`design/flow/config.mk`:
```
export PLATFORM = sky130hd
export DESIGN_NAME = soc_top
export DESIGN_NICKNAME = soc_top
export VERILOG_FILES = /design/flow/design.v
export SDC_FILE = /design/flow/constraint.sdc
export NUM_CORES = 4
export LEC_CHECK = 0
export ABC_AREA = 1
export CAP_MARGIN = 20
export CELL_PAD_IN_SITES_GLOBAL_PLACEMENT = 2
export CORE_ASPECT_RATIO = 0.56
export CORE_MARGIN = 5
export CORE_UTILIZATION = 36
export MIN_ROUTING_LAYER = met1
export PLACE_DENSITY_LB_ADDON = 0.14
export SLEW_MARGIN = 20
export TNS_END_PERCENT = 50
```
`design/flow/constraint.sdc`:
```
create_clock -name core_clock -period 6.01 [get_ports {clk}]
set_input_delay 1.2020 -clock core_clock [delete_from_list [all_inputs] [get_ports {clk}]]
set_output_delay 1.2020 -clock core_clock [all_outputs]
set_load 0.01 [all_outputs]
```
`design/flow/design.v`:
```
module timer_peripheral (
    input wire clk,
    input wire reset_n,
    input wire [15:0] addr,
    input wire [31:0] data_in,
    output reg [31:0] data_out,
    input wire write_enable,
    input wire read_enable,
    output reg interrupt,
    input wire interrupt_ack,
    output wire ready,
    output wire [7:0] timer_count
);
    reg [7:0] count_reg;
    reg [7:0] load_value;
    reg timer_enable;
    reg interrupt_enable;
    reg interrupt_flag;
    reg [15:0] prescaler;
    reg [15:0] prescaler_counter;
    localparam TIMER_COUNT_REG = 16'h0000;   
    localparam TIMER_LOAD_REG  = 16'h0004;   
    localparam TIMER_CTRL_REG  = 16'h0008;   
    localparam TIMER_CLEAR_REG = 16'h000C;   
    localparam TIMER_STATUS_REG = 16'h0010;  
    assign ready = 1'b1;
    assign timer_count = count_reg;
    always @(posedge clk or negedge reset_n) begin
        if (!reset_n) begin
            count_reg <= 8'h0F;            
            load_value <= 8'h0F;
            timer_enable <= 1'b1;          
            interrupt_enable <= 1'b1;      
            interrupt_flag <= 1'b0;
            prescaler <= 16'h00FF;         
            prescaler_counter <= 16'h0000;
            interrupt <= 1'b0;
            data_out <= 32'h00000000;
        end else begin
            if (timer_enable) begin
                if (prescaler_counter >= prescaler) begin
                    prescaler_counter <= 16'h0000;
                    if (count_reg == 8'h00) begin
                        interrupt_flag <= 1'b1;
                        if (interrupt_enable) begin
                            interrupt <= 1'b1;
                        end
                        count_reg <= load_value;  
                    end else begin
                        count_reg <= count_reg - 1'b1;
                    end
                end else begin
                    prescaler_counter <= prescaler_counter + 1'b1;
                end
            end
            if (interrupt_ack) begin
                interrupt <= 1'b0;
                interrupt_flag <= 1'b0;
            end
            if (read_enable) begin
                case (addr)
                    TIMER_COUNT_REG: begin
                        data_out <= {24'h000000, count_reg};
                    end
                    TIMER_LOAD_REG: begin
                        data_out <= {24'h000000, load_value};
                    end
                    TIMER_CTRL_REG: begin
                        data_out <= {30'h00000000, interrupt_enable, timer_enable};
                    end
                    TIMER_STATUS_REG: begin
                        data_out <= {31'h00000000, interrupt_flag};
                    end
                    default: begin
                        data_out <= 32'h00000000;
                    end
                endcase
            end else if (write_enable) begin
                case (addr)
                    TIMER_LOAD_REG: begin
                        load_value <= data_in[7:0];
                    end
                    TIMER_CTRL_REG: begin
                        timer_enable <= data_in[0];
                        interrupt_enable <= data_in[1];
                    end
                    TIMER_CLEAR_REG: begin
                        if (data_in[0]) begin
                            interrupt <= 1'b0;
                            interrupt_flag <= 1'b0;
                        end
                    end
                    default: begin
                    end
                endcase
                data_out <= 32'h00000000;
            end else begin
                data_out <= 32'h00000000;
            end
        end
    end
endmodule
module led_gpio_peripheral (
    input wire clk,
    input wire reset_n,
    input wire [15:0] addr,
    input wire [31:0] data_in,
    output reg [31:0] data_out,
    input wire write_enable,
    input wire read_enable,
    output reg [7:0] led_out,
    output wire ready
);
    reg [7:0] led_data_reg;
    reg [7:0] led_direction_reg;   
    reg [7:0] led_input_reg;       
    localparam LED_DATA_REG = 16'h0000;       
    localparam LED_DIR_REG  = 16'h0004;       
    localparam LED_INPUT_REG = 16'h0008;      
    assign ready = 1'b1;
    always @(posedge clk or negedge reset_n) begin
        if (!reset_n) begin
            led_data_reg <= 8'h00;
            led_direction_reg <= 8'hFF;     
            led_out <= 8'h00;
            data_out <= 32'h00000000;
            led_input_reg <= 8'h00;
        end else begin
            led_out <= led_data_reg & led_direction_reg;
            if (read_enable) begin
                case (addr)
                    LED_DATA_REG: begin
                        data_out <= {24'h000000, led_data_reg};
                    end
                    LED_DIR_REG: begin
                        data_out <= {24'h000000, led_direction_reg};
                    end
                    LED_INPUT_REG: begin
                        data_out <= {24'h000000, led_out};
                    end
                    default: begin
                        data_out <= 32'h00000000;
                    end
                endcase
            end else if (write_enable) begin
                case (addr)
                    LED_DATA_REG: begin
                        led_data_reg <= data_in[7:0];
                    end
                    LED_DIR_REG: begin
                        led_direction_reg <= data_in[7:0];
                    end
                    default: begin
                    end
                endcase
                data_out <= 32'h00000000;
            end else begin
                data_out <= 32'h00000000;
            end
        end
    end
endmodule
module memory_peripheral (
    input wire clk,
    input wire reset_n,
    input wire [15:0] addr,
    input wire [31:0] data_in,
    output reg [31:0] data_out,
    input wire write_enable,
    input wire read_enable,
    output wire ready
);
    reg [31:0] ram_memory [0:63];
    reg [5:0] ram_addr;
    integer i;   
    assign ready = 1'b1;
    always @(*) begin
        ram_addr = addr[7:2];   
    end
    always @(posedge clk or negedge reset_n) begin
        if (!reset_n) begin
            data_out <= 32'h00000000;
            for (i = 0; i < 64; i = i + 1) begin
                ram_memory[i] <= 32'h00000000;
            end
        end else begin
            if (write_enable) begin
                ram_memory[ram_addr] <= data_in;
                data_out <= 32'h00000000;   
            end else if (read_enable) begin
                data_out <= ram_memory[ram_addr];
            end else begin
                data_out <= 32'h00000000;
            end
        end
    end
    wire [31:0] mem_loc_0 = ram_memory[0];
    wire [31:0] mem_loc_1 = ram_memory[1];
    wire [31:0] mem_loc_2 = ram_memory[2];
    wire [31:0] mem_loc_3 = ram_memory[3];
endmodule
module soc_top (
    input wire clk,
    input wire reset_n,
    input wire [31:0] cpu_addr,
    input wire [31:0] cpu_data_out,
    input wire cpu_write_enable,
    input wire cpu_read_enable,
    input wire cpu_interrupt_ack,
    output wire [31:0] cpu_data_in,
    output wire [7:0] led_out,
    output wire timer_interrupt,
    output wire [7:0] timer_count,
    output wire [31:0] ram_data_out,
    output wire [7:0] ram_addr_debug
);
    wire timer_select;
    wire led_select;
    wire ram_select;
    wire [31:0] timer_data_out;
    wire timer_ready;
    wire [31:0] led_data_out;
    wire led_ready;
    wire [31:0] ram_data_out_int;
    wire ram_ready;
    assign timer_select = (cpu_addr[31:16] == 16'h4000);   
    assign led_select   = (cpu_addr[31:16] == 16'h4001);   
    assign ram_select   = (cpu_addr[31:16] == 16'h2000);   
    assign cpu_data_in = timer_select ? timer_data_out :
                        led_select   ? led_data_out :
                        ram_select   ? ram_data_out_int :
                        32'h00000000;
    timer_peripheral timer_inst (
        .clk(clk),
        .reset_n(reset_n),
        .addr(cpu_addr[15:0]),
        .data_in(cpu_data_out),
        .data_out(timer_data_out),
        .write_enable(cpu_write_enable & timer_select),
        .read_enable(cpu_read_enable & timer_select),
        .interrupt(timer_interrupt),
        .interrupt_ack(cpu_interrupt_ack),
        .ready(timer_ready),
        .timer_count(timer_count)
    );
    led_gpio_peripheral led_inst (
        .clk(clk),
        .reset_n(reset_n),
        .addr(cpu_addr[15:0]),
        .data_in(cpu_data_out),
        .data_out(led_data_out),
        .write_enable(cpu_write_enable & led_select),
        .read_enable(cpu_read_enable & led_select),
        .led_out(led_out),
        .ready(led_ready)
    );
    memory_peripheral ram_inst (
        .clk(clk),
        .reset_n(reset_n),
        .addr(cpu_addr[15:0]),
        .data_in(cpu_data_out),
        .data_out(ram_data_out_int),
        .write_enable(cpu_write_enable & ram_select),
        .read_enable(cpu_read_enable & ram_select),
        .ready(ram_ready)
    );
    assign ram_data_out = ram_data_out_int;
    assign ram_addr_debug = cpu_addr[7:0];
endmodule
```
`design/flow/run.sh`:
```
#!/bin/bash
# the make line also repeats each setting of config.mk as NAME=value (left out here)
make -C /OpenROAD-flow-scripts/flow DESIGN_CONFIG=/design/flow/config.mk WORK_HOME=/design/flow/orfs CLKGATE_MAP_FILE= finish
```
==> notes.md, run 1 <==
### Synthesis
- 12,000 — yosys cell count
- sky130_fd_sc_hd__dfrtp_1 — cell taking the most area after synthesis
- 2,156 — flops & latches, synth
- sky130_fd_sc_hd__dfrtp_1 — most frequently used flop master after synthesis
- 0.0972 mm2 — chip area estimate from yosys synthesis
- 55.1% — portion of synthesized cell area occupied by the leading cell type
- sky130_fd_sc_hd__nand2_1 — most common cell in the synthesized netlist
- 0.0361% — XOR/XNOR Fraction of Synth Area
- 0.0386% — Adder Area Share
- 4 — yosys warning tally
- 44 — Cell variety after synth
- 11.2% — AND-OR/OR-AND Cells, Area Fraction
- 0% — share of synthesized area spent on multiplexers
- 28.1% — simple-gate share of the synthesized area
- 55.6% — sequential-to-total area share from yosys stat
- 0 — flip-flops with a built-in enable
- 12,000 — syn_nets
- 100% — Async S/R FF share, synth
- simple AND/OR/NAND/NOR gates — largest family of logic cells by area
- 8.13 um2 — average instance area after synthesis
- 12,000 — number of cells produced by synthesis
- sky130_fd_sc_hd__dfrtp_1 55%, sky130_fd_sc_hd__nand2_1 15%, sky130_fd_sc_hd__o21ai_0 8.1% — largest cells by area after synthesis
- 0.0972 mm2 — summed instance area of the synthesized netlist
- 3,818 x sky130_fd_sc_hd__nand2_1, 2,138 x sky130_fd_sc_hd__dfrtp_1, 1,573 x sky130_fd_sc_hd__o21ai_0, 1,515 x sky130_fd_sc_hd__nand3_1, 806 x sky130_fd_sc_hd__nor2_1 — most common library cells after synthesis

### Setup path
- sky130_fd_sc_hd__clkdlybuf4s50_1 — Most common cell on crit path
- timer_inst.count_reg[4] — launch point of the worst reg-to-reg path
- simple AND/OR/NAND/NOR gates — gate family responsible for the most delay along the worst path
- 4240 ps — data arrival time of the critical path
- 27 — largest driver fanout on the critical path
- input port — CP startpoint kind
- clkdlybuf4s50_1 > or2_1 > nor4_4 > nand2_4 > inv_1 > nand2_1 > nand3_1 > clkdlybuf4s50_1 — cells traversed along the worst timing path
- 8 — WP depth
- output pin — kind of capture point of the worst setup path
- 560 ps — CP peak stage delay
- 3 — count of buffer and inverter cells on the critical path
- 6 — depth of the worst register-to-register path
- sky130_fd_sc_hd__clkdlybuf4s50_1 — Slowest cell on crit path
- cpu_addr[19] — Setup crit start
- 3840 ps — setup slack of the most critical reg-to-reg path
- input port to output pin — Setup Crit Path Kind
- cpu_data_in[2] — end point of the critical path
- timer_inst.count_reg[3] — capturing point of the worst reg2reg path
- 4810 ps — WP data required

### CTS
- 70 ps — Reg clk slew, reported paths
- 0 — Post-CTS Setup Bufs
- sky130_fd_sc_hd__clkbuf_16 — root buffer cell
- 4 — buffer levels on the longest clock path
- 4 — Clock H-tree levels
- 0 — post-cts resize count
- 870 ps — insertion delay to the later sink of the worst-skew pair
- yes — TritonCTS clock tree
- 0 — Post-CTS Hold Buffers
- 2,156 — clock net sink count
- 218 — number of buffers inserted during clock tree synthesis

### Power
- 7130 uW — switching power summed over all nets
- 273 mW/mm2 — power per standard cell area
- 14,500 uW — total sequential power
- 46.8% — Clk pwr share
- 1280 uW — Combinational Power
- 0.000210 V — worst vdd rail ir drop
- 24.0% — Sw Share
- 0.0523 uW — P_leak
- 4.3% — part of the total power dissipated in combinational logic
- 48.9% — share of power burned in registers
- sequential cells — highest-power group
- 29,700 uW — Overall Power
- 22,500 uW — Power Internal
- 13,900 uW — clock distribution power

### Route
- 351,000 um — final wirelength
- 0 — number of nets still failing antenna checks after routing
- 81,900 — routed vias
- 0 — DRC violations left
- 5.35 — DR vias/cell
- 8,912 — number of violations reported at the end of detailed-routing iteration 0
- 22.9 um — WL/cell
- 6 — count of TritonRoute iterations in the first routing pass

### Floorplanning
- 0.268 mm2 — core region area
- 399 um — chip height
- 0.281 mm2 — floorplan die area
- 36.2% — Initial Utilization
- 158 — count of boundary I/O pins
- 142 — number of core rows
- 704 um — overall die width

### Final layout
- 0.0540 mm2 — sequential cell area in the final layout
- 12.0% — Syn-to-layout area delta
- 0.0386 mm2 — Logic area
- 27,000 — Filler Cell Count
- 11,600 — number of nets in the layout

### GRT
- 530,000 um — wire length of the first global-routing pass
- 78,900 — number of global-route vias before repair
- 3 — antenna violations before repair
- 0 — GRT overflow
- 170 — maximum number of pins on one net before global-route repair
- 24.6% — All-Layer GR Usage

### STA
- 571 ps — Worst Setup Slack, final
- false — unrepaired setup endpoints after global routing
- 0 — Slew Limit Fails
- 184 MHz — highest clock rate
- 0 — final count of negative-setup-slack endpoints
- 1090 ps — pin slew with the least headroom to its limit
- 5440 ps — minimum clock period
- 30.7 ps — final setup skew
- 90.5% — final critical-path share of the clock period
- 0 — hold violation total from the final report
- 0 ps — setup_tns
- 27.1% — Max-Slew Margin vs Limit

### Run
- 58 — number of logged tool warnings
- 0 — number of violations of the max-capacitance limit

### Worst hold path
- input port to asynchronous set/reset pin — worst min-delay path category

### Outcome
- finished clean — run status

### Placement
- 0.793 — Routability Congestion
- 157 — count of buffers inserted at the top-level ports
- 205,000 um — post-DP HPWL
- 495 ps — placement-stage worst setup slack

==> metrics by stage <==
| stage | utilization, % | std cells | hold WS (ps) | area (um2) |
|---|---|---|---|---|
| 2_1_floorplan | - | 12000 | 434 | 97200 |
| 3_3_place_gp | 38.0 | 14900 | 460 | 102000 |
| 3_5_place_dp | 38.0 | 14900 | 467 | 102000 |
| 4_1_cts | 40.6 | 15300 | 278 | 109000 |
| 5_1_grt | 40.6 | 15300 | 295 | 109000 |
| 6_report | 40.6 | 15300 | 303 | 109000 |
==> cell type report <==
type	count	share of cell area (%)
inverters	156	0.555
well taps	3600	4.14
clock inverters	38	0.397
repair buffers	405	3.82
multi-input cells	8600	35.4
diodes	1	0.00230
flip-flops and latches	2156	49.6
clock buffers	339	6.06
==> metal layers <==
layer / wire length (um) / track usage [%] / vias to the layer above / share of wire [%]
met2: 143000 / 35.2 / 2430 / 41
li1: - / - / 38400 / -
met1: 181000 / 39.3 / 40700 / 52
met3: 20700 / 3.28 / 363 / 5.9
met5: 0 / 0 / - / 0
met4: 6540 / 4.71 / 0 / 1.9
==> inputs of run 2 (changes only) <==
Settings changed: ABC_AREA 1 to not set, CELL_PAD_IN_SITES_GLOBAL_PLACEMENT 2 to not set, CORE_ASPECT_RATIO 0.56 to not set, CORE_MARGIN 5 to 2, CORE_UTILIZATION 36 to 18, MIN_ROUTING_LAYER met1 to not set, PLACE_DENSITY set to 0.5, PLACE_DENSITY_LB_ADDON 0.14 to not set, TNS_END_PERCENT 50 to not set.
Clock period 6.01 ns to 7.31 ns, I/O delays scaled along.
==> run 2 against run 1 <==
Critical path type unchanged. Combinational power decreased by 41%. Still clean on timing, DRC and antenna. Largest cell class unchanged. Highest routed layer is now met5. Sequential power decreased by 18%. Sequential cell count unchanged. Final area increased by 2.8%. Largest power group is now the clock network.
==> notes.md, run 2 <==
### Route
- 0 — DRC violations left, unchanged
- 4.71 — DR vias/cell, -12%
- 0 — number of nets still failing antenna checks after routing, unchanged
- 65,800 — routed vias, -20%
- 8,733 — number of violations reported at the end of detailed-routing iteration 0, -2.0%
- 432,000 um — final wirelength, +23%
- 8 — count of TritonRoute iterations in the first routing pass, +2
- 31.0 um — WL/cell, +35%

### Final layout
- 0.0540 mm2 — sequential cell area in the final layout, unchanged
- 6,922 — number of nets in the layout, -40%
- 0.112 mm2 — area of all placed cells without fillers, +2.8%
- 55,000 — Filler Cell Count, +100%
- 19.5% — Syn-to-layout area delta
- 0.0373 mm2 — Logic area, -3.2%

### STA
- 1240 ps — pin slew with the least headroom to its limit, +146 ps
- 183 MHz — highest clock rate
- 0 ps — setup_tns, unchanged
- 94.9 ps — final setup skew, +64.2 ps
- 0 — Slew Limit Fails, unchanged
- 74.9% — final critical-path share of the clock period, -16 points
- 0 — final count of negative-setup-slack endpoints, unchanged
- false — unrepaired setup endpoints after global routing
- 5470 ps — minimum clock period
- 17.5% — Max-Slew Margin vs Limit, -9.6 points
- 0 — hold violation total from the final report, unchanged
- 1840 ps — Worst Setup Slack, final, +1270 ps
- 406 ps — worst hold slack, +103 ps

### Setup path
- 4 — count of buffer and inverter cells on the critical path, +1
- sky130_fd_sc_hd__clkdlybuf4s50_1 — Most common cell on crit path
- ram_inst.ram_memory[22][10] — launch point of the worst reg-to-reg path
- sky130_fd_sc_hd__clkdlybuf4s50_1 — Slowest cell on crit path
- 5850 ps — WP data required, +1040 ps
- input port to output pin — Setup Crit Path Kind
- cpu_addr[17] — Setup crit start
- buffers and inverters — gate family responsible for the most delay along the worst path
- input port — CP startpoint kind
- 4010 ps — data arrival time of the critical path, -230 ps
- 530 ps — CP peak stage delay, -30 ps
- cpu_data_in[30] — end point of the critical path
- 4560 ps — setup slack of the most critical reg-to-reg path, +720 ps
- clkdlybuf4s50_1 > nor4_1 > nand4b_1 > nor4_4 > buf_8 > buf_12 > and2_1 > clkdlybuf4s50_1 — cells traversed along the worst timing path
- 13 — largest driver fanout on the critical path, -52%
- output pin — kind of capture point of the worst setup path
- ram_inst.data_out[10] — capturing point of the worst reg2reg path
- 8 — WP depth, unchanged
- 5 — depth of the worst register-to-register path, -1

### Synthesis
- 4.77% — simple-gate share of the synthesized area, -23 points
- sky130_fd_sc_hd__dfrtp_1 57%, sky130_fd_sc_hd__mux2_1 22%, sky130_fd_sc_hd__a22oi_1 6.3% — largest cells by area after synthesis
- 2,156 — flops & latches, synth, unchanged
- sky130_fd_sc_hd__dfrtp_1 — most common cell in the synthesized netlist
- 0.0936 mm2 — summed instance area of the synthesized netlist, -3.7%
- 2,138 x sky130_fd_sc_hd__dfrtp_1, 1,800 x sky130_fd_sc_hd__mux2_1, 790 x sky130_fd_sc_hd__a22oi_1, 354 x sky130_fd_sc_hd__clkbuf_1, 275 x sky130_fd_sc_hd__mux2_2 — most common library cells after synthesis
- 13.6 um2 — average instance area after synthesis, +68%
- sky130_fd_sc_hd__dfrtp_1 — cell taking the most area after synthesis
- 0.0936 mm2 — chip area estimate from yosys synthesis, -3.7%
- 25.6% — share of synthesized area spent on multiplexers, +26 points
- 100% — Async S/R FF share, synth, unchanged
- multiplexers — largest family of logic cells by area
- 6,932 — syn_nets, -42%
- 57.7% — sequential-to-total area share from yosys stat, +2.1 points
- sky130_fd_sc_hd__dfrtp_1 — most frequently used flop master after synthesis
- 6,860 — yosys cell count, -43%
- 57.2% — portion of synthesized cell area occupied by the leading cell type, +2.1 points
- 0 — flip-flops with a built-in enable, unchanged
- 6,860 — number of cells produced by synthesis, -43%
- 65 — Cell variety after synth, +48%
- 8.58% — AND-OR/OR-AND Cells, Area Fraction, -2.7 points
- 0.0401% — Adder Area Share, +0.0015 points
- 4 — yosys warning tally, unchanged
- 0.0374% — XOR/XNOR Fraction of Synth Area, +0.0014 points

### Power
- 5820 uW — switching power summed over all nets, -18%
- 48.7% — Clk pwr share, +1.9 points
- 0.0553 uW — P_leak, +5.8%
- 48.2% — share of power burned in registers, -0.7 points
- 11,900 uW — total sequential power, -18%
- 751 uW — Combinational Power, -41%
- 0.000196 V — worst vdd rail ir drop, -6.6%
- 12,100 uW — clock distribution power, -10%
- 18,900 uW — Power Internal, -16%
- the clock network — highest-power group
- 3.0% — part of the total power dissipated in combinational logic, -1.3 points
- 221 mW/mm2 — power per standard cell area, -19%
- 23.5% — Sw Share, -0.51 points

### CTS
- 0 — post-cts resize count, unchanged
- 60 ps — Reg clk slew, reported paths, about the same
- 4 — buffer levels on the longest clock path, unchanged
- yes — TritonCTS clock tree
- 0 — Post-CTS Hold Buffers, unchanged
- 940 ps — insertion delay to the later sink of the worst-skew pair, +70 ps
- 231 — number of buffers inserted during clock tree synthesis, +6.0%
- 0 — Post-CTS Setup Bufs, unchanged
- sky130_fd_sc_hd__clkbuf_16 — root buffer cell
- 2,156 — clock net sink count, unchanged
- 4 — Clock H-tree levels, unchanged

### GRT
- 162 — maximum number of pins on one net before global-route repair, -4.7%
- 0 — GRT overflow, unchanged
- 15.9% — All-Layer GR Usage, -8.8 points
- 68 — antenna violations before repair, +65
- 583,000 um — wire length of the first global-routing pass, +10%
- 63,900 — number of global-route vias before repair, -19%

### Floorplanning
- 0.526 mm2 — floorplan die area, +87%
- 0.518 mm2 — core region area, +93%
- 158 — count of boundary I/O pins, unchanged
- 18.1% — Initial Utilization, -18 points
- 725 um — chip height, +82%
- 725 um — overall die width, +3.0%
- 264 — number of core rows, +86%

### Worst hold path
- 2 — hold path cells
- flop to flop — worst min-delay path category
- timer_inst.count_reg[0] — endpoint of the worst hold path
- timer_inst.load_value[0] — worst hold start

### Outcome
- finished clean — run status

### Placement
- 0.104 mm2 — cell area reported after detailed placement, +2.4%
- 255,000 um — post-DP HPWL, +25%
- 1190 ps — placement-stage worst setup slack, +691 ps
- 157 — count of buffers inserted at the top-level ports, unchanged
- 0.824 — Routability Congestion, +3.9%

### Run
- 60 — number of logged tool warnings, +3.4%
- 0 — number of violations of the max-capacitance limit, unchanged

==> run 2: layout make-up <==
class | instances | share of cell area, %
Clock buffer | 350 | 6.07
Clock inverter | 64 | 0.693
Multi-Input combinational cell | 3991 | 33.4
Antenna cell | 16 | 0.0358
Inverter | 13 | 0.0436
Timing Repair Buffer | 457 | 3.80
Sequential cell | 2156 | 48.2
Tap cell | 6916 | 7.74
==> run 2: metrics by stage <==
stage               total power (uW)  instances  util (%)
floorplan                      12400       6860         -
global placement               12900      13500      20.1
detailed placement             12900      13500      20.1
CTS                            24900      13900      21.6
global route                   25400      13900      21.6
finish                         24700      14000      21.6
==> run 2: metal layers <==
| metal | vias up | track usage [%] | part of all wire [%] |
|---|---|---|---|
| met5 | - | 0 | 0.032 |
| met1 | 36000 | 21.4 | 43 |
| met3 | 840 | 3.64 | 8.7 |
| li1 | 25500 | - | - |
| met2 | 3346 | 24.7 | 44 |
| met4 | 20 | 5.66 | 4.2 |
==> inputs of run 3 (changes only) <==
Settings changed: CORE_UTILIZATION 18 to 70, PLACE_DENSITY 0.5 to not set, SETUP_SLACK_MARGIN set to 0.67.
Clock period 7.31 ns to 4.08 ns, I/O delays scaled along.
==> run 3 against run 2 <==
Still clean. Combinational power increased by 94%. Sequential share of layout area is 1.0 points higher. First-iteration DRC count is 37% higher. Clock skew fell by 60 ps. Die area fell by 74%. Final area fell by 2.1%. Via count up 10%. Total power grew 75%. Critical path type is now input port to flop. Critical endpoint is now ram_inst.data_out[17]. Largest cell class unchanged.
==> notes.md, run 3 <==
### Outcome
- finished clean — run status

### Placement
- 240,000 um — post-DP HPWL, -6.1%
- -383 ps — placement-stage worst setup slack, -1570 ps
- 157 — count of buffers inserted at the top-level ports, unchanged
- 8,685 — placed insts, -36%
- 0.997 — Routability Congestion, +21%

### STA
- 406 ps — Worst Setup Slack, final, -1430 ps
- 90.0% — final critical-path share of the clock period, +15 points
- 0 — Slew Limit Fails, unchanged
- 13.5% — Max-Slew Margin vs Limit, -4.0 points
- 0 — hold violation total from the final report, unchanged
- true — unrepaired setup endpoints after global routing
- 0 ps — setup_tns, unchanged
- 272 MHz — highest clock rate
- 0 — final count of negative-setup-slack endpoints, unchanged
- 1270 ps — pin slew with the least headroom to its limit, +27.9 ps
- 34.5 ps — final setup skew, -60.3 ps
- 7.74 ps — worst hold slack, -398 ps
- 3670 ps — minimum clock period

### CTS
- 4 — Clock H-tree levels, unchanged
- 2,156 — clock net sink count, unchanged
- yes — TritonCTS clock tree
- 870 ps — insertion delay to the later sink of the worst-skew pair, -70 ps
- sky130_fd_sc_hd__clkbuf_16 — root buffer cell
- 3 — buffer levels on the longest clock path, -1
- 70 ps — Reg clk slew, reported paths, about the same
- 209 — number of buffers inserted during clock tree synthesis, -9.5%

### Setup path
- cpu_addr[7] — Setup crit start
- sky130_fd_sc_hd__a2111oi_0 — Slowest cell on crit path
- ram_inst.data_out[17] — capturing point of the worst reg2reg path
- 17 — largest driver fanout on the critical path, +4
- buffers and inverters — gate family responsible for the most delay along the worst path
- flop — kind of capture point of the worst setup path
- 4400 ps — data arrival time of the critical path, +390 ps
- clkdlybuf4s50_1 > buf_12 > nor2_2 > buf_4 > and3_1 > a2111oi_0 > buf_4 > nand3_1 > nor4_1 > a21oi_1 — cells traversed along the worst timing path
- 10 — WP depth, +2
- sky130_fd_sc_hd__buf_4 — Most common cell on crit path
- 1070 ps — CP peak stage delay, +540 ps
- ram_inst.ram_memory[12][17] — launch point of the worst reg-to-reg path
- input port — CP startpoint kind
- 6 — depth of the worst register-to-register path, +1
- 4800 ps — WP data required, -1050 ps
- 1320 ps — setup slack of the most critical reg-to-reg path, -3240 ps
- ram_inst.data_out[17] — end point of the critical path
- input port to flop — Setup Crit Path Kind
- 4 — count of buffer and inverter cells on the critical path, unchanged

### Floorplanning
- 370 um — overall die width, -49%
- 134 — number of core rows, -49%
- 158 — count of boundary I/O pins, unchanged
- 370 um — chip height, -49%
- 0.133 mm2 — core region area, -74%
- 70.3% — Initial Utilization, +52 points
- 0.137 mm2 — floorplan die area, -74%

### Route
- 10 — count of TritonRoute iterations in the first routing pass, +2
- 12,000 — number of violations reported at the end of detailed-routing iteration 0, +37%
- 387,000 um — final wirelength, -11%
- 0 — DRC violations left, unchanged
- 72,400 — routed vias, +10%
- 0 — number of nets still failing antenna checks after routing, unchanged
- 42.4 um — WL/cell, +37%
- 7.93 — DR vias/cell, +68%

### GRT
- 75.6% — met2 Use GR, +51 points
- 537,000 um — wire length of the first global-routing pass, -7.9%
- 70.5% — global routing usage on met1, +49 points
- 56.8% — All-Layer GR Usage, +41 points
- 30 — antenna violations before repair, -56%
- met2 — layer carrying the most global-route usage
- 111 — maximum number of pins on one net before global-route repair, -31%
- 70,500 — number of global-route vias before repair, +10%
- 0 — GRT overflow, unchanged
- 27.4% — global routing usage on met3, +24 points

### Power
- 394 mW/mm2 — power per standard cell area, +78%
- 43,200 uW — Overall Power, +75%
- 21,400 uW — total sequential power, +80%
- 9810 uW — switching power summed over all nets, +68%
- sequential cells — highest-power group
- 1460 uW — Combinational Power, +94%
- 0.000583 V — worst vdd rail ir drop, +200%
- 22.7% — Sw Share, -0.82 points
- 47.1% — Clk pwr share, -1.6 points
- 20,300 uW — clock distribution power, +68%
- 33,400 uW — Power Internal, +76%
- 0.0570 uW — P_leak, +3.0%
- 49.5% — share of power burned in registers, +1.3 points
- 3.4% — part of the total power dissipated in combinational logic, +0.4 points

### Synthesis
- sky130_fd_sc_hd__dfrtp_1 — most frequently used flop master after synthesis
- 57.7% — sequential-to-total area share from yosys stat, unchanged
- 2,156 — flops & latches, synth, unchanged
- 6,860 — yosys cell count, unchanged
- 8.58% — AND-OR/OR-AND Cells, Area Fraction, unchanged
- 0.0936 mm2 — chip area estimate from yosys synthesis, unchanged
- 0.0374% — XOR/XNOR Fraction of Synth Area, unchanged
- 0.0936 mm2 — summed instance area of the synthesized netlist, unchanged
- 100% — Async S/R FF share, synth, unchanged
- sky130_fd_sc_hd__dfrtp_1 57%, sky130_fd_sc_hd__mux2_1 22%, sky130_fd_sc_hd__a22oi_1 6.3% — largest cells by area after synthesis
- 4.77% — simple-gate share of the synthesized area, unchanged
- sky130_fd_sc_hd__dfrtp_1 — cell taking the most area after synthesis
- 4 — yosys warning tally, unchanged
- 0.0401% — Adder Area Share, unchanged
- 6,860 — number of cells produced by synthesis, unchanged
- 65 — Cell variety after synth, unchanged
- 0 — flip-flops with a built-in enable, unchanged
- 2,138 x sky130_fd_sc_hd__dfrtp_1, 1,800 x sky130_fd_sc_hd__mux2_1, 790 x sky130_fd_sc_hd__a22oi_1, 354 x sky130_fd_sc_hd__clkbuf_1, 275 x sky130_fd_sc_hd__mux2_2 — most common library cells after synthesis
- 13.6 um2 — average instance area after synthesis, unchanged
- 57.2% — portion of synthesized cell area occupied by the leading cell type, unchanged
- 6,932 — syn_nets, unchanged
- multiplexers — largest family of logic cells by area
- sky130_fd_sc_hd__dfrtp_1 — most common cell in the synthesized netlist
- 25.6% — share of synthesized area spent on multiplexers, unchanged

### Worst hold path
- input port to asynchronous set/reset pin — worst min-delay path category

### Final layout
- 9,120 — non-filler cells in the finished layout, -35%
- 17.0% — Syn-to-layout area delta
- 7,220 — number of nets in the layout, +4.3%

### Run
- 0 — number of violations of the max-capacitance limit, unchanged
- 47 — number of logged tool warnings, -22%

[run 3: area by class of cell]
| type | count | area [um2] |
|---|---|---|
| Inverter | 13 | 48.8 |
| Antenna cell | 28 | 70.1 |
| Sequential cell | 2156 | 54000 |
| Tap cell | 1768 | 2210 |
| Clock buffer | 316 | 6290 |
| Timing Repair Buffer | 777 | 8910 |
| Multi-Input combinational cell | 3991 | 37100 |
| Clock inverter | 71 | 890 |
| Fill cell | 7346 | 23600 |
[run 3: per-stage QoR]
stage	util (%)	cell area, um2
detailed placement	76.6	102000
floorplan	-	93600
finish	82.2	109000
CTS	82.1	109000
global route	82.2	109000
global placement	76.5	102000
[run 3: metal layers]
layer  vias up  part of all wire, %  wire, um
met5         -                 0.24       942
met4        58                  9.7     37500
met3      2193                   16     63500
met2      6927                   40    155000
met1     37000                   33    129000
li1      26200                    -         -
[run 3: timing repair]
action,in CTS,in global routing
pin swaps,11,6
setup buffers,15,0
setup endpoints to repair,37,33
hold buffers,0,0
resized,135,41
cloned,4,0
==> inputs of run 4 (changes only) <==
Settings changed: ABC_AREA set to 1, CELL_PAD_IN_SITES_GLOBAL_PLACEMENT set to 2, CORE_ASPECT_RATIO set to 1.05, CORE_UTILIZATION 70 to 42, CTS_CLUSTER_DIAMETER set to 123, CTS_CLUSTER_SIZE set to 23, MIN_ROUTING_LAYER set to met1, PLACE_DENSITY_LB_ADDON set to 0.26, SETUP_SLACK_MARGIN 0.67 to 1.39.
Clock period 4.08 ns to 4.98 ns, I/O delays scaled along.
==> run 4 against run 3 <==
Clock power down 52%. Highest routed layer is now met4. Sequential power is 18% lower. Register-to-register slack improved by 1400 ps. Final area is 4.0% lower. Critical endpoint is now ram_inst.data_out[4]. Largest power group unchanged. Sequential share of layout area grew 2.1 points. Cell count rose by 60%. Largest cell class unchanged. Hold slack better by 120 ps.
==> notes.md, run 4 <==
### STA
- 0 ps — setup_tns, unchanged
- 1420 ps — Worst Setup Slack, final, +1020 ps
- 40.3 ps — final setup skew, +5.79 ps
- 132 ps — worst hold slack, +124 ps
- 1050 ps — pin slew with the least headroom to its limit, -217 ps
- 30.1% — Max-Slew Margin vs Limit, +17 points
- 0 — hold violation total from the final report, unchanged
- 71.4% — final critical-path share of the clock period, -19 points
- 281 MHz — highest clock rate
- 3560 ps — minimum clock period
- 0 — final count of negative-setup-slack endpoints, unchanged
- true — unrepaired setup endpoints after global routing
- 0 — Slew Limit Fails, unchanged

### Route
- 0 — number of nets still failing antenna checks after routing, unchanged
- 23.2 um — WL/cell, -45%
- 338,000 um — final wirelength, -13%
- 7 — count of TritonRoute iterations in the first routing pass, -3
- 9,043 — number of violations reported at the end of detailed-routing iteration 0, -24%
- 0 — DRC violations left, unchanged
- 81,500 — routed vias, +13%
- 5.60 — DR vias/cell, -29%

### Setup path
- 12 — WP depth, +2
- 2680 ps — setup slack of the most critical reg-to-reg path, +1360 ps
- 5 — depth of the worst register-to-register path, -1
- sky130_fd_sc_hd__nor2_4 — Slowest cell on crit path
- flop — kind of capture point of the worst setup path
- input port to flop — Setup Crit Path Kind
- 5710 ps — WP data required, +910 ps
- 4280 ps — data arrival time of the critical path, -120 ps
- 23 — largest driver fanout on the critical path, +6
- cpu_addr[4] — Setup crit start
- input port — CP startpoint kind
- clkdlybuf4s50_1 > nand2_1 > nor2_4 > buf_4 > nand3_1 > nand2_1 > nor2_1 > nand2_1 > nor2_1 > nand2_1 > nor2_1 > a21oi_1 — cells traversed along the worst timing path
- timer_inst.count_reg[4] — capturing point of the worst reg2reg path
- ram_inst.data_out[4] — end point of the critical path
- simple AND/OR/NAND/NOR gates — gate family responsible for the most delay along the worst path
- timer_inst.timer_enable — launch point of the worst reg-to-reg path
- 2 — count of buffer and inverter cells on the critical path, -2
- 840 ps — CP peak stage delay, -230 ps
- sky130_fd_sc_hd__nand2_1 — Most common cell on crit path

### Power
- 0.000257 V — worst vdd rail ir drop, -56%
- 25.1% — Sw Share, +2.4 points
- 9750 uW — clock distribution power, -52%
- 0.0511 uW — P_leak, -10%
- 7230 uW — switching power summed over all nets, -26%
- 274 mW/mm2 — power per standard cell area, -30%
- 17,500 uW — total sequential power, -18%
- 5.5% — part of the total power dissipated in combinational logic, +2.1 points
- 1590 uW — Combinational Power, +9%
- 60.7% — share of power burned in registers, +11 points
- sequential cells — highest-power group
- 33.8% — Clk pwr share, -13 points
- 21,600 uW — Power Internal, -35%

### Synthesis
- 8.13 um2 — average instance area after synthesis, -40%
- sky130_fd_sc_hd__dfrtp_1 55%, sky130_fd_sc_hd__nand2_1 15%, sky130_fd_sc_hd__o21ai_0 8.1% — largest cells by area after synthesis
- 11.2% — AND-OR/OR-AND Cells, Area Fraction, +2.7 points
- 100% — Async S/R FF share, synth, unchanged
- simple AND/OR/NAND/NOR gates — largest family of logic cells by area
- sky130_fd_sc_hd__dfrtp_1 — cell taking the most area after synthesis
- sky130_fd_sc_hd__nand2_1 — most common cell in the synthesized netlist
- 28.1% — simple-gate share of the synthesized area, +23 points
- 55.1% — portion of synthesized cell area occupied by the leading cell type, -2.1 points
- 0.0361% — XOR/XNOR Fraction of Synth Area, -0.0014 points
- 0.0972 mm2 — summed instance area of the synthesized netlist, +3.8%
- 0 — flip-flops with a built-in enable, unchanged
- 12,000 — yosys cell count, +74%
- 2,156 — flops & latches, synth, unchanged
- 12,000 — number of cells produced by synthesis, +74%
- 4 — yosys warning tally, unchanged
- 3,818 x sky130_fd_sc_hd__nand2_1, 2,138 x sky130_fd_sc_hd__dfrtp_1, 1,573 x sky130_fd_sc_hd__o21ai_0, 1,515 x sky130_fd_sc_hd__nand3_1, 806 x sky130_fd_sc_hd__nor2_1 — most common library cells after synthesis
- 55.6% — sequential-to-total area share from yosys stat, -2.1 points
- 0% — share of synthesized area spent on multiplexers, -26 points
- 44 — Cell variety after synth, -32%
- 0.0386% — Adder Area Share, -0.0015 points
- 12,000 — syn_nets, +73%
- sky130_fd_sc_hd__dfrtp_1 — most frequently used flop master after synthesis
- 0.0972 mm2 — chip area estimate from yosys synthesis, +3.8%

### Final layout
- 11,600 — number of nets in the layout, +61%
- 8.16% — Syn-to-layout area delta
- 22,700 — Filler Cell Count, +210%
- 0.0540 mm2 — sequential cell area in the final layout, unchanged
- 0.105 mm2 — area of all placed cells without fillers, -4.0%
- 0.0386 mm2 — Logic area, +4.2%
- 14,600 — non-filler cells in the finished layout, +60%

### GRT
- 513,000 um — wire length of the first global-routing pass, -4.5%
- 6 — antenna violations before repair, -80%
- 0 — GRT overflow, unchanged
- 28.5% — All-Layer GR Usage, -28 points
- 165 — maximum number of pins on one net before global-route repair, +49%
- 78,000 — number of global-route vias before repair, +11%

### Placement
- 451 ps — placement-stage worst setup slack, +834 ps
- 201,000 um — post-DP HPWL, -16%
- 0.102 mm2 — cell area reported after detailed placement, about the same
- 0.827 — Routability Congestion, -17%
- 157 — count of buffers inserted at the top-level ports, unchanged
- 14,400 — placed insts, +66%

### CTS
- sky130_fd_sc_hd__clkbuf_16 — root buffer cell
- 3 — Clock H-tree levels, -1
- 100 ps — Reg clk slew, reported paths, +30 ps
- 2,156 — clock net sink count, unchanged
- 103 — number of buffers inserted during clock tree synthesis, -51%
- 810 ps — insertion delay to the later sink of the worst-skew pair, -60 ps
- yes — TritonCTS clock tree
- 3 — buffer levels on the longest clock path, unchanged

### Worst hold path
- input port to asynchronous set/reset pin — worst min-delay path category

### Run
- 0 — number of violations of the max-capacitance limit, unchanged
- 48 — number of logged tool warnings, +2.1%

### Floorplanning
- 158 — count of boundary I/O pins, unchanged
- 473 um — overall die width, +28%
- 180 — number of core rows, +34%
- 0.229 mm2 — core region area, +72%
- 42.3% — Initial Utilization, -28 points
- 0.235 mm2 — floorplan die area, +72%
- 497 um — chip height, +34%

### Outcome
- finished clean — run status

[run 4: what timing repair did]
| action | CTS | global route |
|---|---|---|
| resized | 102 | 36 |
| buffers inserted | 14 | 8 |
| pin swaps | 9 | 14 |
| cloned | 2 | 1 |
| setup endpoints to repair | 41 | 71 |
| hold endpoints to repair | 0 | 0 |
| hold buffers | 0 | 0 |
[run 4: area by class of cell]
class | count | share of cell area (%)
diodes | 7 | 0.0167
clock buffers | 119 | 2.59
clock inverters | 3 | 0.0381
inverters | 156 | 0.585
multi-input cells | 8601 | 36.8
flip-flops and latches | 2156 | 51.4
well taps | 3003 | 3.58
repair buffers | 513 | 5.07
[run 4: stage by stage]
step / util (%) / total power, uW
final: 45.8 / 28800
after global routing: 45.8 / 29800
after CTS: 45.7 / 29100
after detailed placement: 44.4 / 19400
after global placement: 44.4 / 19400
after floorplan: - / 18400
[run 4: per-layer routing]
metal,wire [um],vias up,global-route usage [%]
li1,-,38300,-
met1,153000,40500,40.9
met2,157000,2422,46.2
met3,18600,318,2.93
met4,8700,0,6.88
met5,0,-,0
==> inputs of run 5 (changes only) <==
Settings changed: ABC_AREA 1 to not set, CELL_PAD_IN_SITES_GLOBAL_PLACEMENT 2 to not set, CORE_ASPECT_RATIO 1.05 to not set, CORE_UTILIZATION 42 to 72, CTS_CLUSTER_DIAMETER 123 to 30, CTS_CLUSTER_SIZE 23 to 13, MIN_ROUTING_LAYER met1 to not set, PLACE_DENSITY_LB_ADDON 0.26 to 0.01, SETUP_SLACK_MARGIN 1.39 to 1.18.
Clock period 4.98 ns to 4.08 ns, I/O delays scaled along.
==> run 5 against run 4 <==
The run now fails in global routing (5_1_grt). Synthesized cell count fell by 43%. Die area fell by 43%. Synthesized area fell by 3.7%.
==> notes.md, run 5 <==
### Outcome
- stopped before the end — run status
- global routing (5_1_grt) — last step reached
- [ERROR GRT-0232] Routing congestion too high. Check the congestion heatmap in the GUI. — error msg

### Synthesis
- sky130_fd_sc_hd__dfrtp_1 57%, sky130_fd_sc_hd__mux2_1 22%, sky130_fd_sc_hd__a22oi_1 6.3% — largest cells by area after synthesis
- 13.6 um2 — average instance area after synthesis, +68%
- 0.0401% — Adder Area Share, +0.0015 points
- sky130_fd_sc_hd__dfrtp_1 — cell taking the most area after synthesis
- 25.6% — share of synthesized area spent on multiplexers, +26 points
- 0.0374% — XOR/XNOR Fraction of Synth Area, +0.0014 points
- 2,138 x sky130_fd_sc_hd__dfrtp_1, 1,800 x sky130_fd_sc_hd__mux2_1, 790 x sky130_fd_sc_hd__a22oi_1, 354 x sky130_fd_sc_hd__clkbuf_1, 275 x sky130_fd_sc_hd__mux2_2 — most common library cells after synthesis
- sky130_fd_sc_hd__dfrtp_1 — most common cell in the synthesized netlist
- 4.77% — simple-gate share of the synthesized area, -23 points
- sky130_fd_sc_hd__dfrtp_1 — most frequently used flop master after synthesis
- 100% — Async S/R FF share, synth, unchanged
- 57.2% — portion of synthesized cell area occupied by the leading cell type, +2.1 points
- 0 — flip-flops with a built-in enable, unchanged
- 2,156 — flops & latches, synth, unchanged
- 6,860 — number of cells produced by synthesis, -43%
- 4 — yosys warning tally, unchanged
- 0.0936 mm2 — chip area estimate from yosys synthesis, -3.7%
- 65 — Cell variety after synth, +48%
- 6,932 — syn_nets, -42%
- multiplexers — largest family of logic cells by area
- 8.58% — AND-OR/OR-AND Cells, Area Fraction, -2.7 points
- 0.0936 mm2 — summed instance area of the synthesized netlist, -3.7%
- 57.7% — sequential-to-total area share from yosys stat, +2.1 points
- 6,860 — yosys cell count, -43%

### CTS
- sky130_fd_sc_hd__clkbuf_16 — root buffer cell
- 2,156 — clock net sink count, unchanged
- 4 — buffer levels on the longest clock path, +1
- 5 — Clock H-tree levels, +2
- 410 — number of buffers inserted during clock tree synthesis, +300%

### Floorplanning
- 365 um — overall die width, -23%
- 0.133 mm2 — floorplan die area, -43%
- 132 — number of core rows, -27%
- 365 um — chip height, -27%
- 72.4% — Initial Utilization, +30 points
- 158 — count of boundary I/O pins, unchanged
- 0.129 mm2 — core region area, -44%

### Placement
- -412 ps — placement-stage worst setup slack, -863 ps
- 234,000 um — post-DP HPWL, +16%
- 0.987 — Routability Congestion, +19%
- 157 — count of buffers inserted at the top-level ports, unchanged

### GRT
- 82.8% — All-Layer GR Usage
- 154 — GRT overflow

## run 5: layer usage
metal	overflow	track usage, %
met4	60	80.4
met3	7	73.1
met1	8	83.4
met2	79	93.5
met5	0	54.5
## run 5: what timing repair did
action                                 in CTS
gates cloned                               10
resized                                   279
buffers inserted                           36
hold buffers                                1
endpoints found under the hold margin      44
setup endpoints to repair                 421
pin swaps                                  21
## run 5: stage by stage
stage | area, um2 | instances | utilization (%) | hold WS (ps) | setup TNS (ps)
after floorplan | 93600 | 6860 | - | 456 | 0
after global placement | 102000 | 8682 | 78.6 | 465 | -1070
after detailed placement | 102000 | 8682 | 78.6 | 472 | -1060
after CTS | 117000 | 9468 | 90.5 | 482 | 0
==> inputs of run 6 (changes only) <==
Settings changed: CORE_UTILIZATION 72 to 66, CTS_CLUSTER_DIAMETER 30 to not set, CTS_CLUSTER_SIZE 13 to 60, MAX_ROUTING_LAYER set to met4, PLACE_DENSITY_LB_ADDON 0.01 to not set, SETUP_SLACK_MARGIN 1.18 to not set.
Clock period 4.08 ns to 5.46 ns, I/O delays scaled along.
==> run 6 against run 5 <==
The run now finishes clean. Synthesized area unchanged. Synthesized cell count did not move. Die area is 9.0% higher.
==> notes.md, run 6 <==
### Synthesis
- sky130_fd_sc_hd__dfrtp_1 — most frequently used flop master after synthesis
- 6,932 — syn_nets, unchanged
- sky130_fd_sc_hd__dfrtp_1 — cell taking the most area after synthesis
- 6,860 — yosys cell count, unchanged
- 8.58% — AND-OR/OR-AND Cells, Area Fraction, unchanged
- multiplexers — largest family of logic cells by area
- 25.6% — share of synthesized area spent on multiplexers, unchanged
- sky130_fd_sc_hd__dfrtp_1 57%, sky130_fd_sc_hd__mux2_1 22%, sky130_fd_sc_hd__a22oi_1 6.3% — largest cells by area after synthesis
- 13.6 um2 — average instance area after synthesis, unchanged
- 4 — yosys warning tally, unchanged
- 0 — flip-flops with a built-in enable, unchanged
- 57.2% — portion of synthesized cell area occupied by the leading cell type, unchanged
- 0.0374% — XOR/XNOR Fraction of Synth Area, unchanged
- 65 — Cell variety after synth, unchanged
- 4.77% — simple-gate share of the synthesized area, unchanged
- 6,860 — number of cells produced by synthesis, unchanged
- 2,156 — flops & latches, synth, unchanged
- sky130_fd_sc_hd__dfrtp_1 — most common cell in the synthesized netlist
- 0.0936 mm2 — chip area estimate from yosys synthesis, unchanged
- 0.0401% — Adder Area Share, unchanged
- 100% — Async S/R FF share, synth, unchanged
- 0.0936 mm2 — summed instance area of the synthesized netlist, unchanged
- 57.7% — sequential-to-total area share from yosys stat, unchanged
- 2,138 x sky130_fd_sc_hd__dfrtp_1, 1,800 x sky130_fd_sc_hd__mux2_1, 790 x sky130_fd_sc_hd__a22oi_1, 354 x sky130_fd_sc_hd__clkbuf_1, 275 x sky130_fd_sc_hd__mux2_2 — most common library cells after synthesis

### Final layout
- 7,001 — number of nets in the layout
- 9,374 — Filler Cell Count
- 0.0540 mm2 — sequential cell area in the final layout
- 0.106 mm2 — area of all placed cells without fillers
- 0.0371 mm2 — Logic area
- 13.2% — Syn-to-layout area delta

### Setup path
- 2750 ps — setup slack of the most critical reg-to-reg path
- 3 — count of buffer and inverter cells on the critical path
- 3560 ps — data arrival time of the critical path
- cpu_data_in[19] — end point of the critical path
- output pin — kind of capture point of the worst setup path
- sky130_fd_sc_hd__clkdlybuf4s50_1 — Slowest cell on crit path
- 7 — WP depth
- 7 — depth of the worst register-to-register path
- input port — CP startpoint kind
- ram_inst.data_out[7] — capturing point of the worst reg2reg path
- buffers and inverters — gate family responsible for the most delay along the worst path
- input port to output pin — Setup Crit Path Kind
- cpu_addr[17] — Setup crit start
- clkdlybuf4s50_1 > nor4_1 > nand4b_1 > nor4_4 > buf_4 > and2_1 > clkdlybuf4s50_1 — cells traversed along the worst timing path
- sky130_fd_sc_hd__clkdlybuf4s50_1 — Most common cell on crit path
- 4370 ps — WP data required
- ram_inst.ram_memory[14][7] — launch point of the worst reg-to-reg path
- 540 ps — CP peak stage delay
- 15 — largest driver fanout on the critical path

### GRT
- 67.9% — global routing usage on met1
- 157 — maximum number of pins on one net before global-route repair
- 35 — antenna violations before repair
- 20.9% — global routing usage on met3
- 53.7% — All-Layer GR Usage
- 0 — GRT overflow
- met2 — layer carrying the most global-route usage
- 526,000 um — wire length of the first global-routing pass
- 67,900 — number of global-route vias before repair
- 71.2% — met2 Use GR

### Placement
- 157 — count of buffers inserted at the top-level ports, unchanged
- 316 ps — placement-stage worst setup slack, +729 ps
- 0.987 — Routability Congestion, about the same
- 0.0986 mm2 — cell area reported after detailed placement, -3.0%
- 228,000 um — post-DP HPWL, -2.6%

### CTS
- 0 — post-cts resize count, -100%
- 3 — buffer levels on the longest clock path, -1
- 870 ps — insertion delay to the later sink of the worst-skew pair
- sky130_fd_sc_hd__clkbuf_16 — root buffer cell
- 2,156 — clock net sink count, unchanged
- 213 — number of buffers inserted during clock tree synthesis, -48%
- 0 — Post-CTS Setup Bufs, -100%
- 0 — Post-CTS Hold Buffers, -1
- 60 ps — Reg clk slew, reported paths
- yes — TritonCTS clock tree
- 4 — Clock H-tree levels, -1

### Floorplanning
- 381 um — chip height, +4.4%
- 0.145 mm2 — floorplan die area, +9.0%
- 0.141 mm2 — core region area, +9.2%
- 66.3% — Initial Utilization, -6.1 points
- 138 — number of core rows, +4.5%
- 381 um — overall die width, +4.4%
- 158 — count of boundary I/O pins, unchanged

### Power
- 22.9% — Sw Share
- 24,700 uW — Power Internal
- 992 uW — Combinational Power
- 7320 uW — switching power summed over all nets
- 302 mW/mm2 — power per standard cell area
- 15,000 uW — clock distribution power
- 32,000 uW — Overall Power
- 0.000276 V — worst vdd rail ir drop
- sequential cells — highest-power group
- 3.1% — part of the total power dissipated in combinational logic
- 0.0550 uW — P_leak
- 16,000 uW — total sequential power
- 50.0% — share of power burned in registers
- 46.9% — Clk pwr share

### Run
- 0 — number of violations of the max-capacitance limit
- 54 — number of logged tool warnings

### STA
- 4650 ps — minimum clock period
- 8.35% — Max-Slew Margin vs Limit
- 1340 ps — pin slew with the least headroom to its limit
- 0 ps — setup_tns
- false — unrepaired setup endpoints after global routing
- 810 ps — Worst Setup Slack, final
- 0 — Slew Limit Fails
- 85.2% — final critical-path share of the clock period
- 220 ps — worst hold slack
- 215 MHz — highest clock rate
- 29.5 ps — final setup skew
- 0 — hold violation total from the final report
- 0 — final count of negative-setup-slack endpoints

### Route
- 69,100 — routed vias
- 0 — number of nets still failing antenna checks after routing
- 377,000 um — final wirelength
- 41.7 um — WL/cell
- 11,100 — number of violations reported at the end of detailed-routing iteration 0
- 7.65 — DR vias/cell
- 8 — count of TritonRoute iterations in the first routing pass
- 0 — DRC violations left

### Worst hold path
- input port to asynchronous set/reset pin — worst min-delay path category

### Outcome
- finished clean — run status

-- run 6: cell type report --
cell class / instances / share of cell area, %
Clock buffer: 321 / 5.94
Antenna cell: 43 / 0.102
Timing Repair Buffer: 554 / 4.96
Tap cell: 1890 / 2.23
Multi-Input combinational cell: 3991 / 35.0
Inverter: 13 / 0.0461
Sequential cell: 2156 / 50.9
Clock inverter: 70 / 0.785
-- run 6: layer usage --
layer / wire length (um) / share of wire (%) / vias to the layer above
li1: - / - / 25700
met1: 133000 / 35 / 35800
met2: 155000 / 41 / 5873
met3: 57100 / 15 / 1779
met4: 32000 / 8.5 / 0
met5: 0 / 0 / -
-- run 6: through the flow --
step	std cells	util, %
floorplan	6860	-
global placement	8600	69.8
detailed placement	8602	69.8
CTS	8993	74.9
global route	9026	75.0
finish	9038	75.0
==> inputs of run 7 (changes only) <==
Settings changed: CORE_UTILIZATION 66 to 72, CTS_CLUSTER_SIZE 60 to 96, MAX_ROUTING_LAYER met4 to not set, PLACE_DENSITY set to 0.5, TNS_END_PERCENT set to 10.
Clock period 5.46 ns to 8.33 ns, I/O delays scaled along.
==> run 7 against run 6 <==
Sequential cell count unchanged. Sequential power shrank 34%. Count of clock-buffer cells in the layout is 8 higher. Die area down 8.2%. Synthesized area unchanged.
==> notes.md, run 7 <==
### STA
- 0 — final count of negative-setup-slack endpoints, unchanged
- 0 ps — setup_tns, unchanged
- 73.9% — final critical-path share of the clock period, -11 points
- false — unrepaired setup endpoints after global routing
- 0 — hold violation total from the final report, unchanged
- 163 MHz — highest clock rate
- 11.3% — Max-Slew Margin vs Limit, +2.9 points
- 0 — Slew Limit Fails, unchanged
- 6150 ps — minimum clock period
- 26.8 ps — final setup skew, -2.69 ps
- 1330 ps — pin slew with the least headroom to its limit, -12.3 ps

### Floorplanning
- 0.133 mm2 — floorplan die area, -8.2%
- 365 um — overall die width, -4.2%
- 132 — number of core rows, -4.3%
- 0.129 mm2 — core region area, -8.4%
- 158 — count of boundary I/O pins, unchanged
- 365 um — chip height, -4.2%
- 72.4% — Initial Utilization, +6.1 points

### Setup path
- ram_inst.ram_memory[22][23] — launch point of the worst reg-to-reg path
- 4490 ps — data arrival time of the critical path, +930 ps
- ram_inst.data_out[23] — capturing point of the worst reg2reg path
- 7 — WP depth, unchanged
- cpu_addr[17] — Setup crit start
- input port — CP startpoint kind
- 920 ps — CP peak stage delay, +380 ps
- sky130_fd_sc_hd__nor4_2 — Slowest cell on crit path
- 5 — depth of the worst register-to-register path, -2
- sky130_fd_sc_hd__clkdlybuf4s50_1 — Most common cell on crit path
- cpu_data_in[4] — end point of the critical path
- 5560 ps — setup slack of the most critical reg-to-reg path, +2810 ps
- input port to output pin — Setup Crit Path Kind
- 10 — largest driver fanout on the critical path, -5
- clkdlybuf4s50_1 > nor4_1 > nand4b_1 > nor4_2 > a222oi_1 > inv_1 > clkdlybuf4s50_1 — cells traversed along the worst timing path
- 6660 ps — WP data required, +2290 ps
- simple AND/OR/NAND/NOR gates — gate family responsible for the most delay along the worst path
- 3 — count of buffer and inverter cells on the critical path, unchanged
- output pin — kind of capture point of the worst setup path

### Synthesis
- 100% — Async S/R FF share, synth, unchanged
- 57.2% — portion of synthesized cell area occupied by the leading cell type, unchanged
- 6,860 — number of cells produced by synthesis, unchanged
- 0 — flip-flops with a built-in enable, unchanged
- 8.58% — AND-OR/OR-AND Cells, Area Fraction, unchanged
- 0.0936 mm2 — chip area estimate from yosys synthesis, unchanged
- 25.6% — share of synthesized area spent on multiplexers, unchanged
- 6,932 — syn_nets, unchanged
- 57.7% — sequential-to-total area share from yosys stat, unchanged
- 65 — Cell variety after synth, unchanged
- 4.77% — simple-gate share of the synthesized area, unchanged
- 2,156 — flops & latches, synth, unchanged
- sky130_fd_sc_hd__dfrtp_1 — cell taking the most area after synthesis
- 6,860 — yosys cell count, unchanged
- 2,138 x sky130_fd_sc_hd__dfrtp_1, 1,800 x sky130_fd_sc_hd__mux2_1, 790 x sky130_fd_sc_hd__a22oi_1, 354 x sky130_fd_sc_hd__clkbuf_1, 275 x sky130_fd_sc_hd__mux2_2 — most common library cells after synthesis
- sky130_fd_sc_hd__dfrtp_1 — most common cell in the synthesized netlist
- 0.0936 mm2 — summed instance area of the synthesized netlist, unchanged
- 13.6 um2 — average instance area after synthesis, unchanged
- multiplexers — largest family of logic cells by area
- 0.0401% — Adder Area Share, unchanged
- sky130_fd_sc_hd__dfrtp_1 — most frequently used flop master after synthesis
- sky130_fd_sc_hd__dfrtp_1 57%, sky130_fd_sc_hd__mux2_1 22%, sky130_fd_sc_hd__a22oi_1 6.3% — largest cells by area after synthesis
- 4 — yosys warning tally, unchanged
- 0.0374% — XOR/XNOR Fraction of Synth Area, unchanged

### Final layout
- 6,848 — number of nets in the layout, -2.2%
- 8,729 — non-filler cells in the finished layout, -3.4%
- 80.3% — core occupancy in the finished layout, +5.3 points
- 11.0% — Syn-to-layout area delta

### Outcome
- finished clean — run status

### CTS
- 3 — buffer levels on the longest clock path, unchanged
- sky130_fd_sc_hd__clkbuf_16 — root buffer cell
- 209 — number of buffers inserted during clock tree synthesis, -1.9%
- yes — TritonCTS clock tree
- 60 ps — Reg clk slew, reported paths, about the same
- 4 — Clock H-tree levels, unchanged
- 0 — Post-CTS Hold Buffers, unchanged
- 0 — post-cts resize count, unchanged
- 850 ps — insertion delay to the later sink of the worst-skew pair, -20 ps
- 0 — Post-CTS Setup Bufs, unchanged
- 2,156 — clock net sink count, unchanged

### Power
- 0.000196 V — worst vdd rail ir drop, -29%
- 16,200 uW — Power Internal, -34%
- 3.1% — part of the total power dissipated in combinational logic, about the same
- 10,500 uW — total sequential power, -34%
- 46.7% — Clk pwr share, -0.2 points
- 201 mW/mm2 — power per standard cell area, -34%
- 638 uW — Combinational Power, -36%
- 4690 uW — switching power summed over all nets, -36%
- 9740 uW — clock distribution power, -35%
- 22.5% — Sw Share, -0.41 points
- 0.0538 uW — P_leak, -2.1%
- sequential cells — highest-power group
- 50.2% — share of power burned in registers, +0.2 points

### Worst hold path
- ram_inst.ram_memory[63][6] — worst hold start
- flop to flop — worst min-delay path category
- ram_inst.ram_memory[63][6] — endpoint of the worst hold path
- 1 — hold path cells

### GRT
- 519,000 um — wire length of the first global-routing pass, -1.4%
- 56.7% — All-Layer GR Usage, +3.0 points
- 186 — maximum number of pins on one net before global-route repair, +18%
- 32 — antenna violations before repair, -8.6%
- 68,100 — number of global-route vias before repair, +0.34%
- 0 — GRT overflow, unchanged

### Route
- 14 — count of TritonRoute iterations in the first routing pass, +6
- 70,700 — routed vias, +2.3%
- 12,400 — number of violations reported at the end of detailed-routing iteration 0, +11%
- 0 — number of nets still failing antenna checks after routing, unchanged
- 374,000 um — final wirelength, -0.82%
- 8.10 — DR vias/cell, +5.9%
- 42.8 um — WL/cell, +2.7%
- 0 — DRC violations left, unchanged

### Placement
- 214,000 um — post-DP HPWL, -6.0%
- 8,304 — placed insts, -3.5%
- 0.985 — Routability Congestion, -0.18%
- 157 — count of buffers inserted at the top-level ports, unchanged

### Run
- 85 — number of logged tool warnings, +57%
- 0 — number of violations of the max-capacitance limit, unchanged

==> run 7: layer usage <==
layer / vias to the layer above / GRT usage [%] / share of wire [%]
li1: 25400 / - / -
met4: 30 / 44.4 / 9.7
met2: 7163 / 73.4 / 39
met3: 2270 / 29.0 / 17
met5: - / 2.65 / 0.12
met1: 35900 / 71.3 / 34
==> run 7: area by class of cell <==
cell class / count / area, um2
sequential: 2156 / 54000
tap: 1742 / 2180
clock inverter: 52 / 634
clock buffer: 329 / 6310
inverter: 13 / 48.8
timing repair buffer: 405 / 3580
antenna: 41 / 103
multi-input combinational: 3991 / 37000
fill: 7481 / 25500
==> run 7: through the flow <==
step / hold WS, ps / area (um2) / setup slack, ps / total power, uW
6_report: 486 / 104000 / 2180 / 20800
5_1_grt: 488 / 104000 / 2000 / 21200
4_1_cts: 485 / 104000 / 2180 / 20700
3_5_place_dp: 473 / 96700 / 1990 / 11300
3_3_place_gp: 464 / 96700 / 2020 / 11300
2_1_floorplan: 456 / 93600 / 3640 / 10800
==> inputs of run 8 (changes only) <==
Settings changed: ABC_AREA set to 0, CELL_PAD_IN_SITES_GLOBAL_PLACEMENT set to 2, CORE_ASPECT_RATIO set to 1.05, CORE_UTILIZATION 72 to 42, CTS_CLUSTER_DIAMETER set to 123, CTS_CLUSTER_SIZE 96 to 23, GPL_ROUTABILITY_DRIVEN set to 0, MIN_ROUTING_LAYER set to met1, PLACE_DENSITY 0.5 to not set, PLACE_DENSITY_LB_ADDON set to 0.26, SETUP_SLACK_MARGIN set to 1.39, SLEW_MARGIN 20 to 5, TNS_END_PERCENT 10 to not set.
Clock period 8.33 ns to 4.98 ns, I/O delays scaled along.
==> run 8 against run 7 <==
Still clean. Die area grew 71%. Via count shrank 5.7%. Non-clock buffer count grew 266. First-iteration DRC count shrank 28%. Critical path depth grew 5. Synthesized area is the same. Combinational power grew 82%. Clock power grew 0.9%. Critical path type unchanged.
==> notes.md, run 8 <==
### Outcome
- finished clean — run status

### Synthesis
- sky130_fd_sc_hd__dfrtp_1 — most common cell in the synthesized netlist
- 25.6% — share of synthesized area spent on multiplexers, unchanged
- 65 — Cell variety after synth, unchanged
- 4 — yosys warning tally, unchanged
- 8.58% — AND-OR/OR-AND Cells, Area Fraction, unchanged
- sky130_fd_sc_hd__dfrtp_1 — cell taking the most area after synthesis
- 0 — flip-flops with a built-in enable, unchanged
- 4.77% — simple-gate share of the synthesized area, unchanged
- 100% — Async S/R FF share, synth, unchanged
- 57.7% — sequential-to-total area share from yosys stat, unchanged
- 0.0374% — XOR/XNOR Fraction of Synth Area, unchanged
- 57.2% — portion of synthesized cell area occupied by the leading cell type, unchanged
- 0.0936 mm2 — summed instance area of the synthesized netlist, unchanged
- sky130_fd_sc_hd__dfrtp_1 — most frequently used flop master after synthesis
- 0.0936 mm2 — chip area estimate from yosys synthesis, unchanged
- multiplexers — largest family of logic cells by area
- 13.6 um2 — average instance area after synthesis, unchanged
- 6,932 — syn_nets, unchanged
- 2,138 x sky130_fd_sc_hd__dfrtp_1, 1,800 x sky130_fd_sc_hd__mux2_1, 790 x sky130_fd_sc_hd__a22oi_1, 354 x sky130_fd_sc_hd__clkbuf_1, 275 x sky130_fd_sc_hd__mux2_2 — most common library cells after synthesis
- 6,860 — yosys cell count, unchanged
- 6,860 — number of cells produced by synthesis, unchanged
- 0.0401% — Adder Area Share, unchanged
- sky130_fd_sc_hd__dfrtp_1 57%, sky130_fd_sc_hd__mux2_1 22%, sky130_fd_sc_hd__a22oi_1 6.3% — largest cells by area after synthesis
- 2,156 — flops & latches, synth, unchanged

### Placement
- 256 ps — placement-stage worst setup slack, -1740 ps
- 252,000 um — post-DP HPWL, +17%
- 157 — count of buffers inserted at the top-level ports, unchanged

### CTS
- 840 ps — insertion delay to the later sink of the worst-skew pair, about the same
- sky130_fd_sc_hd__clkbuf_16 — root buffer cell
- 90 ps — Reg clk slew, reported paths, +30 ps
- 103 — number of buffers inserted during clock tree synthesis, -51%
- 3 — Clock H-tree levels, -1
- 2,156 — clock net sink count, unchanged
- 3 — buffer levels on the longest clock path, unchanged
- yes — TritonCTS clock tree

### Setup path
- 12 — WP depth, +5
- sky130_fd_sc_hd__nor4_4 — Slowest cell on crit path
- buffers and inverters — gate family responsible for the most delay along the worst path
- ram_inst.data_out[31] — capturing point of the worst reg2reg path
- 8 — count of buffer and inverter cells on the critical path, +5
- 6 — depth of the worst register-to-register path, +1
- 7 — largest driver fanout on the critical path, -3
- input port — CP startpoint kind
- cpu_data_in[19] — end point of the critical path
- output pin — kind of capture point of the worst setup path
- buf_6 > nor4_4 > nand4b_1 > nor4_4 > buf_4 > buf_12 > buf_12 > buf_8 > buf_12 > buf_6 > and2_1 > buf_2 — cells traversed along the worst timing path
- 2450 ps — setup slack of the most critical reg-to-reg path, -3110 ps
- 2790 ps — data arrival time of the critical path, -1700 ps
- ram_inst.ram_memory[47][31] — launch point of the worst reg-to-reg path
- 3980 ps — WP data required, -2680 ps
- input port to output pin — Setup Crit Path Kind
- sky130_fd_sc_hd__buf_12 — Most common cell on crit path
- 250 ps — CP peak stage delay, -670 ps
- cpu_addr[31] — Setup crit start

### Route
- 413,000 um — final wirelength, +10%
- 7 — count of TritonRoute iterations in the first routing pass, -7
- 0 — number of nets still failing antenna checks after routing, unchanged
- 0 — DRC violations left, unchanged
- 8,915 — number of violations reported at the end of detailed-routing iteration 0, -28%
- 41.6 um — WL/cell, -2.9%
- 6.72 — DR vias/cell, -17%
- 66,700 — routed vias, -5.7%

### STA
- 1200 ps — Worst Setup Slack, final, -981 ps
- 0 — final count of negative-setup-slack endpoints, unchanged
- 1200 ps — pin slew with the least headroom to its limit, -128 ps
- 76.0% — final critical-path share of the clock period, +2.1 points
- 0 — Slew Limit Fails, unchanged
- true — unrepaired setup endpoints after global routing
- 0 — hold violation total from the final report, unchanged
- 3780 ps — minimum clock period
- 264 MHz — highest clock rate
- 20.0% — Max-Slew Margin vs Limit, +8.8 points
- 48.2 ps — worst hold slack, -438 ps
- 0 ps — setup_tns, unchanged
- 39.4 ps — final setup skew, +12.6 ps

### GRT
- 35.8% — All-Layer GR Usage, -21 points
- 560,000 um — wire length of the first global-routing pass, +8.0%
- 64,800 — number of global-route vias before repair, -4.9%
- 29 — antenna violations before repair, -9.4%
- 0 — GRT overflow, unchanged
- 165 — maximum number of pins on one net before global-route repair, -11%

### Power
- 34.5% — Clk pwr share, -12 points
- 61.4% — share of power burned in registers, +11 points
- 271 mW/mm2 — power per standard cell area, +35%
- 0.0545 uW — P_leak, +1.2%
- 17,500 uW — total sequential power, +67%
- sequential cells — highest-power group
- 4.1% — part of the total power dissipated in combinational logic, +1.0 points
- 24.2% — Sw Share, +1.7 points
- 6880 uW — switching power summed over all nets, +47%
- 1160 uW — Combinational Power, +82%
- 0.000291 V — worst vdd rail ir drop, +49%
- 9830 uW — clock distribution power, +0.9%
- 28,500 uW — Overall Power, +37%
- 21,600 uW — Power Internal, +34%

### Worst hold path
- input port to asynchronous set/reset pin — worst min-delay path category

### Final layout
- 12.2% — Syn-to-layout area delta
- 47.4% — core occupancy in the finished layout, -33 points
- 7,010 — number of nets in the layout, +2.4%

### Floorplanning
- 0.227 mm2 — floorplan die area, +71%
- 177 — number of core rows, +34%
- 0.221 mm2 — core region area, +71%
- 465 um — overall die width, +27%
- 158 — count of boundary I/O pins, unchanged
- 42.3% — Initial Utilization, -30 points
- 488 um — chip height, +34%

### Run
- 74 — number of logged tool warnings, -13%
- 0 — number of violations of the max-capacitance limit, unchanged

-- run 8: layer usage --
layer  GRT usage (%)  share of wire (%)  vias up
met5               0             0.0061        -
met1            48.0                 40    36400
li1                -                  -    25500
met2            53.7                 44     3917
met3            7.90                9.6      957
met4            20.5                6.6        4
-- run 8: repair_timing --
item	CTS	global route
pin swaps	19	3
gates resized	202	52
endpoints found under the setup margin	311	116
hold buffers	0	0
buffers inserted	17	11
cloned	2	2
-- run 8: layout make-up --
type	count	area, um2
sequential	2156	54000
timing repair buffer	671	7000
antenna	15	37.5
clock buffer	128	2760
clock inverter	5	36.3
inverter	13	48.8
tap	2953	3690
multi-input combinational	3993	37500
fill	19700	116000
-- run 8: through the flow --
step           cells  cell area, um2
3_3_place_gp    9738          101000
4_1_cts         9891          104000
3_5_place_dp    9739          101000
6_report        9934          105000
2_1_floorplan   6860           93600
5_1_grt         9920          105000
Power is estimated from default activity; no workload was simulated.
